==> run G: inputs <==
==> flow/design.v (excerpt) <==
module battle_ship(
      input wire clk,			 
      input wire clr,
      input wire btnU,
      input wire btnD,
      input wire btnR,
      input wire btnL,
      input wire sel,
	    input sw,
      output wire [2:0] red,	 
      output wire [2:0] green,   
      output wire [1:0] blue,	     
      output wire [3:0] an,
      output wire [7:0] seg,
      output wire hsync,		 
      output wire vsync			 
	);
clock: 7.78 ns
lec_check: 0
cap_margin: 20
core_margin: 2
core_utilization: 70
cts_cluster_diameter: 30
cts_cluster_size: 32
setup_slack_margin: 2.3
slew_margin: 20
run.sh (not shown) runs the stock make flow with config.mk's settings and CLKGATE_MAP_FILE=.
==> inputs of run E, as changes to run G <==
- CORE_UTILIZATION: 70 -> 40
- CTS_CLUSTER_DIAMETER: 30 -> unset
- CTS_CLUSTER_SIZE: 32 -> unset
- SETUP_SLACK_MARGIN: 2.3 -> 0.08
==> flow/constraint.sdc (replaced) <==
create_clock -name core_clock -period 4.75 [get_ports {clk}]
set_input_delay 0.9500 -clock core_clock [delete_from_list [all_inputs] [get_ports {clk}]]
set_output_delay 0.9500 -clock core_clock [all_outputs]
set_load 0.01 [all_outputs]
==> inputs of run K, as changes to run G <==
- CORE_UTILIZATION: 70 -> 72
- CTS_CLUSTER_DIAMETER: 30 -> unset
- CTS_CLUSTER_SIZE: 32 -> unset
- PLACE_DENSITY_LB_ADDON: unset -> 0.2
- SETUP_SLACK_MARGIN: 2.3 -> unset
==> flow/constraint.sdc (replaced) <==
create_clock -name core_clock -period 3.54 [get_ports {clk}]
set_input_delay 0.7080 -clock core_clock [delete_from_list [all_inputs] [get_ports {clk}]]
set_output_delay 0.7080 -clock core_clock [all_outputs]
set_load 0.01 [all_outputs]
==> comparison table <==
item	run K	run E	run G
Floorplan Core Area	0.0188 mm2	0.0344 mm2	0.0195 mm2
Count of non-CTS buffers in the layout	-	74	44
GP Congestion	1.26	0.982	1.15
Pre-CTS setup slack	-0.243 ns	0.521 ns	3.05 ns
Total power per unit cell area	-	311 mW/mm2	233 mW/mm2
TritonCTS clock tree	-	yes	yes
Setup slack of the worst register-to-register path	-	0.45 ns	3.09 ns
Number of maximum-capacitance constraint violations	-	0	0
Number of cells on the critical path	-	17	17
Tap Count	-	455	265
Number of antenna diodes	-	0	0
Outcome	did not finish	finished clean	finished clean
Last stage reached	global routing	-	-
Fraction of area in clock buffers and inverters	-	0.0560	0.0976
Final-layout non-clock buffer area share	-	0.0408	0.0258
Startpoint Class	-	flop	flop
PostCTS Resize Cnt	20	0	0
H-tree lvl count	1	1	2
Die span in x	143 um	190 um	145 um
Internal cell power	-	3.42 mW	2.61 mW
Endpoint of the worst register-to-register path	-	confirm_select.pships[27]	confirm_select.pships[27]
Arrival time at the worst endpoint	-	4.78 ns	5.17 ns

==> inputs of build 58 <==
battle_ship again, from the RTL that the note above started with.
## battle_ship
module battle_ship(
      input wire clk,			 
      input wire clr,
      input wire btnU,
      input wire btnD,
      input wire btnR,
      input wire btnL,
      input wire sel,
	    input sw,
      output wire [2:0] red,	 
      output wire [2:0] green,   
      output wire [1:0] blue,	     
      output wire [3:0] an,
      output wire [7:0] seg,
      output wire hsync,		 
      output wire vsync			 
	);
export LEC_CHECK = 0
export ABC_AREA = 0
export CAP_MARGIN = 25
export CORE_ASPECT_RATIO = 1.85
export CORE_MARGIN = 2
export CORE_UTILIZATION = 25
export CTS_CLUSTER_SIZE = 58
export GPL_ROUTABILITY_DRIVEN = 0
export GPL_TIMING_DRIVEN = 1
export PLACE_DENSITY_LB_ADDON = 0.3
export SLEW_MARGIN = 20
export TNS_END_PERCENT = 70
create_clock -name core_clock -period 4.84 [get_ports {clk}]
==> inputs of trial 12, as changes to build 58 <==
Settings changed: ABC_AREA 0 to default, CAP_MARGIN 25 to 20, CORE_ASPECT_RATIO 1.85 to default, CORE_UTILIZATION 25 to 70, CTS_CLUSTER_SIZE 58 to 32, GPL_ROUTABILITY_DRIVEN 0 to default, GPL_TIMING_DRIVEN 1 to default, PLACE_DENSITY_LB_ADDON 0.3 to default, TNS_END_PERCENT 70 to default.
==> flow/constraint.sdc (replaced) <==
create_clock -name core_clock -period 8.68 [get_ports {clk}]
set_input_delay 1.7360 -clock core_clock [delete_from_list [all_inputs] [get_ports {clk}]]
set_output_delay 1.7360 -clock core_clock [all_outputs]
set_load 0.01 [all_outputs]
==> inputs of build 68, as changes to build 58 <==
Settings changed: ABC_AREA 0 to 1, CAP_MARGIN 25 to 20, CORE_ASPECT_RATIO 1.85 to default, CORE_UTILIZATION 25 to 72, CTS_CLUSTER_SIZE 58 to default, GPL_ROUTABILITY_DRIVEN 0 to default, GPL_TIMING_DRIVEN 1 to default, PLACE_DENSITY_LB_ADDON 0.3 to default, TNS_END_PERCENT 70 to default.
==> flow/constraint.sdc (replaced) <==
create_clock -name core_clock -period 4.46 [get_ports {clk}]
set_input_delay 0.8920 -clock core_clock [delete_from_list [all_inputs] [get_ports {clk}]]
set_output_delay 0.8920 -clock core_clock [all_outputs]
set_load 0.01 [all_outputs]
==> inputs of trial 95, as changes to build 58 <==
Settings changed: ABC_AREA 0 to default, CAP_MARGIN 25 to 20, CORE_ASPECT_RATIO 1.85 to default, CORE_UTILIZATION 25 to 72, CTS_CLUSTER_SIZE 58 to default, GPL_ROUTABILITY_DRIVEN 0 to default, GPL_TIMING_DRIVEN 1 to default, PLACE_DENSITY_LB_ADDON 0.3 to default, SETUP_SLACK_MARGIN from default to -0.22, TNS_END_PERCENT 70 to default.
==> flow/constraint.sdc (replaced) <==
create_clock -name core_clock -period 3.58 [get_ports {clk}]
set_input_delay 0.7160 -clock core_clock [delete_from_list [all_inputs] [get_ports {clk}]]
set_output_delay 0.7160 -clock core_clock [all_outputs]
set_load 0.01 [all_outputs]
==> flow_summary.ini <==
; yosys + openroad results
[min_path]
min_path_cells = 2

[cts]
post-cts-setup-buffers = 0

[status]
outcome = no timing/DRC/antenna violations

[layout]
final_cells = 2088
ff_latch_area_um2 = 4750

[power_and_ir_drop]
power_frac_clock = 0.431

[routing]
drt_iter0_markers = 2148
drc = 0

[floorplanning]
die_area_um2 = 21000
# the run above: trial 12

==> flow_summary.ini <==
; yosys + openroad results
[status]
outcome = did not finish
stop_stage = global routing (5_1_grt)
firstError = [ERROR GRT-0232] Routing congestion too high. Check the congestion heatmap in the GUI.

[global_routing]
grt-busiest-layer = met2

[floorplanning]
die-height_um = 143
die_area_um2 = 20400

[cts]
post-cts-setup-buffers = 49
# the run above: build 68

==> flow_summary.ini <==
; yosys + openroad results
[layout]
ff_latch_area_um2 = 4750
final_cells = 2572

[floorplanning]
die_area_um2 = 57500

[status]
outcome = no timing/DRC/antenna violations

[cts]
post-cts-setup-buffers = 0

[routing]
drt_iter0_markers = 1515

[min_path]
min_path_cells = 2
# the run above: build 58

==> flow_summary.ini <==
; yosys + openroad results
[power_and_ir_drop]
power_frac_clock = 0.407

[layout]
ff_latch_area_um2 = 4750

[status]
outcome = finished with violations
violations = setup timing

[final_timing]
setup-violations-final = 11
postLayoutSetupSlackWorst_ps = -501

[min_path]
min_path_cells = 2

[floorplanning]
die_area_um2 = 20400

[routing]
drc = 0
# the run above: trial 95


==> inputs of 02-25 <==
battle_ship again, from the RTL that the note above started with.
Settings: LEC_CHECK=0, ABC_AREA=1, CAP_MARGIN=20, CORE_MARGIN=2, CORE_UTILIZATION=40, PLACE_DENSITY_LB_ADDON=0.3, SLEW_MARGIN=20; clock period 10.0 ns.
==> 06-24 (differences from 02-25) <==
--- a/flow/config.mk
+++ b/flow/config.mk
@@ -5,9 +5,7 @@
 export SDC_FILE = /design/flow/constraint.sdc
 export NUM_CORES = 4
 export LEC_CHECK = 0
-export ABC_AREA = 1
 export CAP_MARGIN = 20
 export CORE_MARGIN = 2
 export CORE_UTILIZATION = 40
-export PLACE_DENSITY_LB_ADDON = 0.3
 export SLEW_MARGIN = 20
==> flow/constraint.sdc (replaced) <==
create_clock -name core_clock -period 3.92 [get_ports {clk}]
set_input_delay 0.7840 -clock core_clock [delete_from_list [all_inputs] [get_ports {clk}]]
set_output_delay 0.7840 -clock core_clock [all_outputs]
set_load 0.01 [all_outputs]
==> 01-27 (differences from 02-25) <==
--- a/flow/config.mk
+++ b/flow/config.mk
@@ -6,8 +6,10 @@
 export NUM_CORES = 4
 export LEC_CHECK = 0
 export ABC_AREA = 1
-export CAP_MARGIN = 20
+export CAP_MARGIN = 35
 export CORE_MARGIN = 2
 export CORE_UTILIZATION = 40
+export CTS_CLUSTER_SIZE = 88
+export GPL_TIMING_DRIVEN = 0
 export PLACE_DENSITY_LB_ADDON = 0.3
 export SLEW_MARGIN = 20
==> 03-18 (differences from 02-25) <==
--- a/flow/config.mk
+++ b/flow/config.mk
@@ -8,6 +8,6 @@
 export ABC_AREA = 1
 export CAP_MARGIN = 20
 export CORE_MARGIN = 2
-export CORE_UTILIZATION = 40
-export PLACE_DENSITY_LB_ADDON = 0.3
+export CORE_UTILIZATION = 66
+export SETUP_SLACK_MARGIN = 0.84
 export SLEW_MARGIN = 20
==> flow/constraint.sdc (replaced) <==
create_clock -name core_clock -period 3.25 [get_ports {clk}]
set_input_delay 0.6500 -clock core_clock [delete_from_list [all_inputs] [get_ports {clk}]]
set_output_delay 0.6500 -clock core_clock [all_outputs]
set_load 0.01 [all_outputs]
==> results <==
quantity                                                                 02-25           01-27                      03-18           06-24
Cell Type Count                                                             58              58                         58             103
Worst setup slack for register-to-register paths                       4.14 ns         4.08 ns                          -          0.1 ns
Via-to-Cell Ratio                                                        5.175           5.237                          -           6.086
Worst clock skew on the final layout                                0.01481 ns      0.02553 ns                          -      0.02641 ns
CP Buf/Inv Count                                                             4               3                          -               1
Number of placement rows                                                    68              68                         53              68
Design Area, Final                                                  15,520 µm²      15,760 µm²                          -      16,300 µm²
Run status                                                      finished clean  finished clean  aborted with a tool error  finished clean
Failing step                                                                 -               -                    4_1_cts               -
Overall routing resource usage                                          22.92%          25.86%                          -          28.84%
Area share of the leading cell type in the synthesized netlist          34.22%          34.22%                     34.22%          34.18%
Die Y-Extent                                                          190.2 µm        190.2 µm                   148.9 µm        190.3 µm
Final Hold Fails                                                             0               0                          -               0
Met1 Wirelength                                                      19,600 µm       20,860 µm                          -       24,150 µm
Pre-CTS worst setup slack                                             4.221 ns        4.147 ns                  -1.724 ns      0.08278 ns
Die Width                                                             190.2 µm        190.2 µm                   148.9 µm        190.3 µm
Clock group total power                                                1.09 mW         1.13 mW                          -         2.49 mW
Cell type taking the most area                                     logic gates     logic gates                          -     logic gates
Number of inverters outside the clock class in the layout                  407             407                          -              30
Total die area                                                      36,170 µm²      36,170 µm²                 22,180 µm²      36,200 µm²
CP Capture Type                                                       register        register                          -        register
Global routing usage on met2                                            35.20%          41.54%                          -          44.17%

==> build 78: inputs <==
battle_ship again, from the RTL that the note above started with.
Settings: LEC_CHECK=0, ABC_AREA=1, CAP_MARGIN=35, CORE_ASPECT_RATIO=1.54, CORE_MARGIN=2, CORE_UTILIZATION=40, CTS_CLUSTER_SIZE=88, GPL_ROUTABILITY_DRIVEN=0, GPL_TIMING_DRIVEN=0, PLACE_DENSITY_LB_ADDON=0.3, SLEW_MARGIN=20, TNS_END_PERCENT=70; clock period 10.0 ns.
==> trial 60 (differences from build 78) <==
- ABC_AREA: 1 -> unset
- CAP_MARGIN: 35 -> 20
- CORE_ASPECT_RATIO: 1.54 -> unset
- CTS_CLUSTER_SIZE: 88 -> unset
- GPL_ROUTABILITY_DRIVEN: 0 -> unset
- GPL_TIMING_DRIVEN: 0 -> unset
- PLACE_DENSITY_LB_ADDON: 0.3 -> unset
- TNS_END_PERCENT: 70 -> unset
==> build 70 (differences from build 78) <==
- CAP_MARGIN: 35 -> 20
- CORE_ASPECT_RATIO: 1.54 -> unset
- CORE_UTILIZATION: 40 -> 64
- CTS_CLUSTER_SIZE: 88 -> unset
- GPL_ROUTABILITY_DRIVEN: 0 -> unset
- GPL_TIMING_DRIVEN: 0 -> unset
- PLACE_DENSITY_LB_ADDON: 0.3 -> unset
- TNS_END_PERCENT: 70 -> 10
==> flow/constraint.sdc (replaced) <==
create_clock -name core_clock -period 3.78 [get_ports {clk}]
set_input_delay 0.7560 -clock core_clock [delete_from_list [all_inputs] [get_ports {clk}]]
set_output_delay 0.7560 -clock core_clock [all_outputs]
set_load 0.01 [all_outputs]
==> summary of the runs <==
- Register-to-register slack, highest first: trial 60, build 78, build 70.
- Between build 70 and build 78, the lower final cell count is in build 78 (gap 8.4%, measured against build 78).
- The combinational power of build 70 is 4.2 times that of trial 60.
- Synthesized cell count is the same in build 70 and build 78.
- Against trial 60, the non-clock buffer count of build 70 is higher by 417.
- Build 70 finished but fails on setup timing. Trial 60 finished with timing, DRC and antenna clean. Build 78 ran to the end with no violations.
- Between trial 60 and build 70, the lower via count is in trial 60 (gap about 18%, measured against build 70).
- Hold slack, highest first: build 70, trial 60, build 78.
- Sequential power is about the same in build 78 and trial 60.
- Critical path depth, lowest first: trial 60, build 78, build 70.

==> run a <==
battle_ship again, from the RTL that the note above started with.
==> flow/config.mk <==
export PLATFORM = sky130hd
export DESIGN_NAME = battle_ship
export DESIGN_NICKNAME = battle_ship
export VERILOG_FILES = /design/flow/design.v
export SDC_FILE = /design/flow/constraint.sdc
export NUM_CORES = 4
export LEC_CHECK = 0
export CAP_MARGIN = 20
export CORE_MARGIN = 2
export CORE_UTILIZATION = 70
export CTS_CLUSTER_DIAMETER = 80
export SLEW_MARGIN = 20
==> flow/constraint.sdc <==
create_clock -name core_clock -period 3.24 [get_ports {clk}]
set_input_delay 0.6480 -clock core_clock [delete_from_list [all_inputs] [get_ports {clk}]]
set_output_delay 0.6480 -clock core_clock [all_outputs]
set_load 0.01 [all_outputs]
==> run b (differences from run a) <==
CORE_UTILIZATION = 27   (was 70)
CTS_CLUSTER_DIAMETER = not set   (was 80)
==> flow/constraint.sdc (replaced) <==
create_clock -name core_clock -period 4.75 [get_ports {clk}]
set_input_delay 0.9500 -clock core_clock [delete_from_list [all_inputs] [get_ports {clk}]]
set_output_delay 0.9500 -clock core_clock [all_outputs]
set_load 0.01 [all_outputs]
==> qor summary <==
| metric | run a | run b |
|---|---|---|
| Final HPWL from detailed placement | 37,600 um | 40,000 um |
| Horizontal extent of the die | 145 um | 231 um |
| Setup Fix Bufs, Post-CTS | 34 | 0 |
| Number of placement rows | 51 | 83 |
| Largest buffer count on any clock path | 3 | 3 |
| Sequential-to-total area share from yosys stat | 0.342 | 0.342 |
| Core Region | 0.0195 mm^2 | 0.0511 mm^2 |
| Placed cell count | 2,314 | 2,494 |
| Number of CTS-inserted buffers | 25 | 27 |
| Synth Area in Compound Gates | 0.258 | 0.258 |
| Status | aborted with a tool error | complete, no violations |
| Failing step | global routing | - |
| Number of levels in the clock H-tree | 1 | 1 |
| Hold_buf cts | 0 | 0 |
| Pre-CTS setup slack | -0.429 ns | 0.550 ns |
| Placer's final routability congestion estimate | 1.29 | 1.02 |
| Number of nets in the synthesized netlist | 1,895 | 1,895 |
| Die Span Y | 145 um | 231 um |
| Total die size | 0.0210 mm^2 | 0.0532 mm^2 |
| Initial core utilization | 0.713 | 0.272 |
| Total placed instance area | 0.0162 mm^2 | 0.0148 mm^2 |
| Synthesized instance count | 1,848 | 1,848 |
| Yosys reg bits | 237 | 237 |
| Number of gates given a new drive strength after cts | 99 | 0 |

==> 05-12 <==
Starting RTL as in the previous note.
make LEC_CHECK=0 CAP_MARGIN=10 CELL_PAD_IN_SITES_DETAIL_PLACEMENT=1 CELL_PAD_IN_SITES_GLOBAL_PLACEMENT=1 CORE_ASPECT_RATIO=1.69 CORE_MARGIN=4 CORE_UTILIZATION=61 CTS_CLUSTER_DIAMETER=130 CTS_CLUSTER_SIZE=70 GPL_ROUTABILITY_DRIVEN=1 GPL_TIMING_DRIVEN=0 MAX_ROUTING_LAYER=met5 PLACE_DENSITY_LB_ADDON=0.14 SETUP_SLACK_MARGIN=0.22 SLEW_MARGIN=20 TNS_END_PERCENT=5 finish   # period 8.27 ns
==> inputs of 07-17, as changes to 05-12 <==
CAP_MARGIN = 20   (was 10)
CELL_PAD_IN_SITES_DETAIL_PLACEMENT = not set   (was 1)
CELL_PAD_IN_SITES_GLOBAL_PLACEMENT = not set   (was 1)
CORE_ASPECT_RATIO = not set   (was 1.69)
CORE_MARGIN = 2   (was 4)
CORE_UTILIZATION = 68   (was 61)
CTS_CLUSTER_DIAMETER = not set   (was 130)
CTS_CLUSTER_SIZE = not set   (was 70)
GPL_ROUTABILITY_DRIVEN = not set   (was 1)
GPL_TIMING_DRIVEN = not set   (was 0)
MAX_ROUTING_LAYER = not set   (was met5)
PLACE_DENSITY_LB_ADDON = not set   (was 0.14)
SETUP_SLACK_MARGIN = -0.22   (was 0.22)
TNS_END_PERCENT = not set   (was 5)
==> flow/constraint.sdc (replaced) <==
create_clock -name core_clock -period 3.32 [get_ports {clk}]
set_input_delay 0.6640 -clock core_clock [delete_from_list [all_inputs] [get_ports {clk}]]
set_output_delay 0.6640 -clock core_clock [all_outputs]
set_load 0.01 [all_outputs]
==> inputs of 07-08, as changes to 05-12 <==
CAP_MARGIN = 20   (was 10)
CELL_PAD_IN_SITES_DETAIL_PLACEMENT = not set   (was 1)
CELL_PAD_IN_SITES_GLOBAL_PLACEMENT = not set   (was 1)
CORE_ASPECT_RATIO = 0.81   (was 1.69)
CORE_MARGIN = 2   (was 4)
CORE_UTILIZATION = 56   (was 61)
CTS_CLUSTER_DIAMETER = not set   (was 130)
CTS_CLUSTER_SIZE = not set   (was 70)
GPL_TIMING_DRIVEN = not set   (was 0)
MAX_ROUTING_LAYER = not set   (was met5)
PLACE_DENSITY_LB_ADDON = not set   (was 0.14)
SETUP_SLACK_MARGIN = not set   (was 0.22)
TNS_END_PERCENT = 60   (was 5)
==> flow/constraint.sdc (replaced) <==
create_clock -name core_clock -period 5.22 [get_ports {clk}]
set_input_delay 1.0440 -clock core_clock [delete_from_list [all_inputs] [get_ports {clk}]]
set_output_delay 1.0440 -clock core_clock [all_outputs]
set_load 0.01 [all_outputs]
==> comparison <==
- 07-08 completed without violations. 07-17 produced a layout that fails on negative setup slack. 05-12 aborted during global placement (3_3_place_gp) with FLW-0024.
- The combinational power of 07-17 is 2.5 times that of 07-08.
- In 07-17 the non-clock buffer count is higher than in 07-08, by 262.
- In 07-17 the first-iteration DRC count is larger than in 07-08, by about 16%.
- Fmax: 07-08 is smaller than 07-17 (about 16%).
- Clock power: 07-08 is smaller than 07-17 (32%).
- Against 07-08, the setup slack of 07-17 is worse by 1.2 ns.
- In 07-08 the core utilization is lower than in 07-17, by 24 points.
Power is estimated from default activity; no workload was simulated.
